Design Top, start of the top module:
module Top(
  input         clock,
                reset,
  input  [31:0] io_address,
  input         io_addr_strobe,
  input  [31:0] io_write_data,
  input         io_write_strobe,
  input  [3:0]  io_byte_enable,
  input         io_read_strobe,
  output [31:0] io_read_data,
  input  [15:0] sw,
  output [15:0] led,
  output [7:0]  anode_assert,
  output [6:0]  segs
);
  wire [31:0] _mmioSubsystem_io_fp_rd_data;
  wire        _mcsBridge_io_fp_video_cs;
  wire        _mcsBridge_io_fp_mmio_cs;
  wire        _mcsBridge_io_fp_write;
  wire        _mcsBridge_io_fp_read;
  wire [20:0] _mcsBridge_io_fp_addr;
  wire [31:0] _mcsBridge_io_fp_wr_data;
  mcs_bridge mcsBridge (
    .io_io_address      (io_address),
    .io_io_addr_strobe  (io_addr_strobe),
    .io_io_write_data   (io_write_data),
    .io_io_write_strobe (io_write_strobe),
    .io_io_byte_enable  (io_byte_enable),
    .io_io_read_data    (io_read_data),
    .io_io_read_strobe  (io_read_strobe),
  ...
Size: about 210 flip-flops, about 150 I/O pins, roughly 0.013 sq mm of cells after synthesis.
==> flow/config.mk <==
export PLATFORM = sky130hd
export DESIGN_NAME = Top
export DESIGN_NICKNAME = Top
export VERILOG_FILES = /design/flow/design.v
export SDC_FILE = /design/flow/constraint.sdc
export NUM_CORES = 4
export LEC_CHECK = 0
export ABC_AREA = 1
export CAP_MARGIN = 20
export CORE_MARGIN = 2
export CORE_UTILIZATION = 72
export PLACE_DENSITY = 0.92
export SETUP_SLACK_MARGIN = -0.1
export SLEW_MARGIN = 20
==> flow/constraint.sdc <==
create_clock -name core_clock -period 0.995 [get_ports {clock}]
set_input_delay 0.1990 -clock core_clock [delete_from_list [all_inputs] [get_ports {clock}]]
set_output_delay 0.1990 -clock core_clock [all_outputs]
set_load 0.01 [all_outputs]
run.sh (not shown) runs the stock make flow with config.mk's settings and CLKGATE_MAP_FILE=.
The starting point stopped in 3_5_place_dp, error DPL-0038.
Then changed:
ABC_AREA = not set   (was 1)
CORE_UTILIZATION = 66   (was 72)
PLACE_DENSITY = not set   (was 0.92)
SETUP_SLACK_MARGIN = not set   (was -0.1)
clock period = 1.06 ns   (was 0.995 ns; I/O delays follow)
- The new run ended with an error in 4_1_cts (DPL-0038)
- die area rose by 1.2%
- area after synthesis fell by 7.2%
- synthesized cell count fell by 21%
Then changed:
CAP_MARGIN = 35   (was 20)
CORE_UTILIZATION = 68   (was 66)
CTS_CLUSTER_SIZE = 36   (was not set)
HOLD_SLACK_MARGIN = -0.08   (was not set)
clock period = 3.79 ns   (was 1.06 ns; I/O delays follow)
Result: Now the flow completed, yet does not pass: negative setup slack; synthesized area does not change; synthesized cell count is unchanged; die area drops by a few percent.

## raven
Starting RTL as in the previous note.
make LEC_CHECK=0 CAP_MARGIN=5 CELL_PAD_IN_SITES_DETAIL_PLACEMENT=1 CELL_PAD_IN_SITES_GLOBAL_PLACEMENT=1 CORE_ASPECT_RATIO=1.06 CORE_MARGIN=2 CORE_UTILIZATION=22 MAX_ROUTING_LAYER=met5 MIN_ROUTING_LAYER=met1 PLACE_DENSITY_LB_ADDON=0.19 SETUP_SLACK_MARGIN=-0.09 SLEW_MARGIN=40 finish   # period 3.82 ns
raven -> stages 100% | layout checks FAIL | setup timing
> inputs changed (raven -> tundra)
Settings: clearing CELL_PAD_IN_SITES_DETAIL_PLACEMENT, which used to be 1; putting CTS_CLUSTER_DIAMETER at 119 where nothing was set; clearing CELL_PAD_IN_SITES_GLOBAL_PLACEMENT, which used to be 1; clearing CORE_ASPECT_RATIO, which used to be 1.06; swapping 40 for 20 in SLEW_MARGIN; putting GPL_TIMING_DRIVEN at 0 where nothing was set; swapping 22 for 38 in CORE_UTILIZATION; clearing MAX_ROUTING_LAYER, which used to be met5; swapping met1 for met2 in MIN_ROUTING_LAYER; clearing SETUP_SLACK_MARGIN, which used to be -0.09; swapping 5 for 20 in CAP_MARGIN; swapping 3.82 for 4.5 in the clock period (ns, I/O delays scaled along).
Findings:
The type of the worst setup path comes out in -> out in one run and reg -> out in the other, namely in tundra and raven respectively. STATUS run=tundra STAGES=ALL_DONE FINAL_CHECKS=FAILED CAUSE=setup timing. Lower global-route met1 utilization goes to tundra over raven. Cmp tundra and raven / wire length of the first global-routing pass / higher: raven. Compared to raven, tundra has final-report setup violation count 11 lower. A master of the slowest instance on the critical path of sky130_fd_sc_hd__clkdlybuf4s50_1 is what tundra shows, while sky130_fd_sc_hd__or3_4 belongs to raven.
Inputs modified between tundra and yarrow:
Settings: SETUP_SLACK_MARGIN now 0.27, previously not set; MIN_ROUTING_LAYER no longer set, was met2; ABC_AREA now 1, previously not set; CORE_UTILIZATION now 72, was 38; PLACE_DENSITY_LB_ADDON now 0.04, was 0.19; CTS_CLUSTER_DIAMETER no longer set, was 119; GPL_TIMING_DRIVEN no longer set, was 0; the clock period (ns, I/O delays scaled along) now 0.995, was 4.5.
Flow for yarrow halted at detailed placement, error code DPL-0038.
[compare] base=tundra new=yarrow: overall die area saw a decrease; post-synthesis share of cell area spent on full adders, half adders and majority gates saw little to no change.
Summary — cell total in the yosys stat output, yarrow relative to tundra: higher, by 26%.
Comparing tundra and yarrow, the higher total cell area reported by yosys after synthesis is on yarrow.
yarrow ends up with a width of the chip that is about 24% lower than in tundra.
yarrow: floorplan-stage core utilization is 35 points higher than what tundra reported.
tundra → yarrow: cell count after synthesis shows an increase of 407; area after synthesis rose 7.8%; floorplan row count lower.
Edits applied to the flow inputs when going from yarrow to fjord:
Settings: ABC_AREA: 1 -> unset; CORE_UTILIZATION: 72 -> 39; CTS_CLUSTER_DIAMETER: unset -> 180; SETUP_SLACK_MARGIN: 0.27 -> unset; MIN_ROUTING_LAYER: unset -> met2; GPL_TIMING_DRIVEN: unset -> 1; PLACE_DENSITY_LB_ADDON: 0.04 -> 0.19; the clock period (ns, I/O delays scaled along): 0.995 -> 4.5.
fjord completed end to end with timing, DRC and antenna clean. As of fjord, die extent in x had risen by more than a quarter compared to yarrow. Relative to yarrow, yosys stat cell total decreased by 21% in fjord. Changes observed in fjord relative to yarrow: site row count now sits higher; netlist area before placement now sits lower; area of the placeable core now sits higher; total cell area reported by yosys after synthesis now sits lower.
The following lists how lagoon was set up differently from fjord:
Settings: a deleted GPL_TIMING_DRIVEN that had been 1; an added MAX_ROUTING_LAYER of met4; an added CELL_PAD_IN_SITES_GLOBAL_PLACEMENT of 0; a change of MIN_ROUTING_LAYER from met2 to met1; a change of CORE_UTILIZATION from 39 to 66; a deleted CTS_CLUSTER_DIAMETER that had been 180; a deleted PLACE_DENSITY_LB_ADDON that had been 0.19; a change of the clock period (ns, I/O delays scaled along) from 4.5 to 3.82.
Results
met1 layer wirelength in the final routing for lagoon: 16,000 um up relative to fjord. On final weighted congestion in routability-driven placement: lagoon sits above fjord. Via count was lower in lagoon than in fjord. Worst hold margin: lagoon vs fjord, no meaningful difference. In lagoon the implementation ran to completion but is not tape-out ready, as the final checks report setup timing. fjord → lagoon: global-route wire length before repair now sits lower, HPWL after detailed placement now sits lower, worst setup slack now sits lower. Final core utilization | lagoon above fjord.
Modified inputs, harbor compared to lagoon
Settings: MAX_ROUTING_LAYER removed (was met4); MIN_ROUTING_LAYER removed (was met1); CORE_UTILIZATION changed from 66 to 40; CELL_PAD_IN_SITES_GLOBAL_PLACEMENT removed (was 0); the clock period (ns, I/O delays scaled along) changed from 3.82 to 4.5.
Summary of lagoon and harbor: one run falls short of a clean finish, namely lagoon. No crash in lagoon: every stage finished, but the layout fails its final checks due to setup timing. Going from lagoon to harbor, the total routed wirelength was found to have gone down by 1700 um. Higher portion of the clock cycle consumed by the worst path in the final layout among harbor and lagoon: lagoon. Arrival time of the worst setup path: harbor vs lagoon up 0.14 ns.
